## oak
Design mm_gcd, start of the top module:
module mm_gcd (
    clock,
    reset,
    a,
    b,
    c,
    start,
    finished
);
Size in the first run: roughly 1,000 cells after synthesis, roughly 100 I/O pins, about 7600 sq um of cells after synthesis.
clock: 5.0 ns
lec_check: 0
cap_margin: 35
core_margin: 8
core_utilization: 68
cts_cluster_diameter: 296
cts_cluster_size: 98
hold_slack_margin: -0.09
max_routing_layer: met4
place_density: 0.36
slew_margin: 20
tns_end_percent: 15
run.sh (not shown) runs the stock make flow with config.mk's settings and CLKGATE_MAP_FILE=.
Modified inputs, pine compared to oak
# oak
export LEC_CHECK = 0
export CAP_MARGIN = 35
export CORE_MARGIN = 8
export CORE_UTILIZATION = 68
export CTS_CLUSTER_DIAMETER = 296
export CTS_CLUSTER_SIZE = 98
export HOLD_SLACK_MARGIN = -0.09
export MAX_ROUTING_LAYER = met4
export PLACE_DENSITY = 0.36
export SLEW_MARGIN = 20
export TNS_END_PERCENT = 15
create_clock -name core_clock -period 5.0 [get_ports {clock}]
# pine
export LEC_CHECK = 0
export CAP_MARGIN = 20
export CORE_MARGIN = 8
export CORE_UTILIZATION = 68
export CTS_CLUSTER_DIAMETER = 296
export CTS_CLUSTER_SIZE = 98
export HOLD_SLACK_MARGIN = -0.09
export MAX_ROUTING_LAYER = met4
export PLACE_DENSITY = 0.39
export SLEW_MARGIN = 20
export TNS_END_PERCENT = 35
create_clock -name core_clock -period 5.0 [get_ports {clock}]
## What came out
- y[4]$_SDFFE_PN0P_ as the capturing instance or port of the critical path was reported by oak, and x[7]$_SDFFE_PN0P_ by pine.
- Compared with oak, pine shows wire length on met3 that has gone down by a few percent.
- Number of fill cells for pine: about 0.4% down relative to oak
- Looking at routed length per instance, pine sits 0.14 um above oak.
Edits applied to the flow inputs when going from pine to birch:
# pine
export LEC_CHECK = 0
export CAP_MARGIN = 20
export CORE_MARGIN = 8
export CORE_UTILIZATION = 68
export CTS_CLUSTER_DIAMETER = 296
export CTS_CLUSTER_SIZE = 98
export HOLD_SLACK_MARGIN = -0.09
export MAX_ROUTING_LAYER = met4
export PLACE_DENSITY = 0.39
export SLEW_MARGIN = 20
export TNS_END_PERCENT = 35
create_clock -name core_clock -period 5.0 [get_ports {clock}]
# birch
export LEC_CHECK = 0
export CAP_MARGIN = 20
export CORE_MARGIN = 2
export CORE_UTILIZATION = 68
export CTS_CLUSTER_DIAMETER = 59
export SLEW_MARGIN = 20
create_clock -name core_clock -period 3.04 [get_ports {clock}]
--- outcome ---
birch: it failed during global routing, and the tool reported GRT-0232.
Post-detailed-placement cell area, birch and pine, lower one = pine.
Comparing birch and pine, the lower total setup buffers inserted after CTS was measured on pine.
Final estimated routing congestion in global placement shrinks by a few percent when moving from pine to birch.
Delta (birch minus pine): mean instance size in the synthesized netlist neither gained nor lost much; count of instances resized after the clock tree is built picked up an extra 10; fraction of the yosys area taken by sequential cells flat; synthesized cell count essentially unchanged.
pine -> birch: number of buffer cells added on primary ports delta 0, exact match
Diff birch and pine: vertical die size higher in pine
Looking at post-placement setup slack across both flows, birch is the weaker of the two, with pine ahead.
Die: birch smaller than pine


Setup of wip/cedar:
The RTL this note starts from:
==> flow/design.v <==
`timescale 1ns/10ps
module mm_gcd (
    clock,
    reset,
    a,
    b,
    c,
    start,
    finished
);
input clock;
input reset;
input [31:0] a;
input [31:0] b;
output [31:0] c;
reg [31:0] c;
input start;
output finished;
reg finished;
reg [31:0] y;
reg [31:0] x;
always @(posedge clock) begin: MM_GCD_RTL
    if (reset == 0) begin
        y <= 0;
        x <= 0;
        finished <= 1;
        c <= 0;
    end
    else begin
        if (start) begin
            finished <= 1'b0;
            x <= a;
            y <= b;
        end
        else begin
            if ((y == 0)) begin
                finished <= 1'b1;
                c <= x;
            end
            else if ((x > y)) begin
                x <= (x - y);
            end
            else begin
                y <= (y - x);
            end
        end
    end
end
endmodule
clock: 6.59 ns
lec_check: 0
cap_margin: 20
cell_pad_in_sites_detail_placement: 1
core_margin: 2
core_utilization: 40
cts_cluster_size: 13
gpl_routability_driven: 0
gpl_timing_driven: 0
place_density_lb_addon: 0.16
setup_slack_margin: 1.33
slew_margin: 20
tns_end_percent: 40
For wip/delta, these inputs were changed with respect to wip/cedar:
Settings: CELL_PAD_IN_SITES_DETAIL_PLACEMENT: 1 -> unset; CORE_UTILIZATION: 40 -> 58; SETUP_SLACK_MARGIN: 1.33 -> 1.03; CTS_CLUSTER_SIZE: 13 -> unset; GPL_ROUTABILITY_DRIVEN: 0 -> unset; TNS_END_PERCENT: 40 -> unset; GPL_TIMING_DRIVEN: 0 -> unset; PLACE_DENSITY_LB_ADDON: 0.16 -> unset; the clock period (ns, I/O delays scaled along): 6.59 -> 3.6.
--- outcome ---
- Every run (wip/cedar and wip/delta) finished clean.
- Between wip/delta and wip/cedar, it is wip/delta whose met1 capacity usage during global routing is higher, by 15 points.
- For tapcell count, dividing the value from wip/delta by the value from wip/cedar gives 0.74.
- On fmax, wip/cedar loses to wip/delta.
Input changes introduced in wip/amber (baseline for comparison: wip/delta):
Settings: clearing SETUP_SLACK_MARGIN, which used to be 1.03; putting ABC_AREA at 1 where nothing was set; swapping 58 for 56 in CORE_UTILIZATION; swapping 3.6 for 5.0 in the clock period (ns, I/O delays scaled along).
==> results <==
- When wip/amber is set beside wip/delta, its relative max-transition margin turns out to be 13 points smaller.
- Across wip/delta and wip/amber, the outcome is the same: a clean finish for every run.
- wip/delta -> wip/amber: final design instance area without fill decreased by more than 10%
- wip/amber against wip/delta: synthesized area moved up, synthesized cell count moved up, chip area from the yosys synthesis statistics moved up, first-pass GRT wire length moved down.
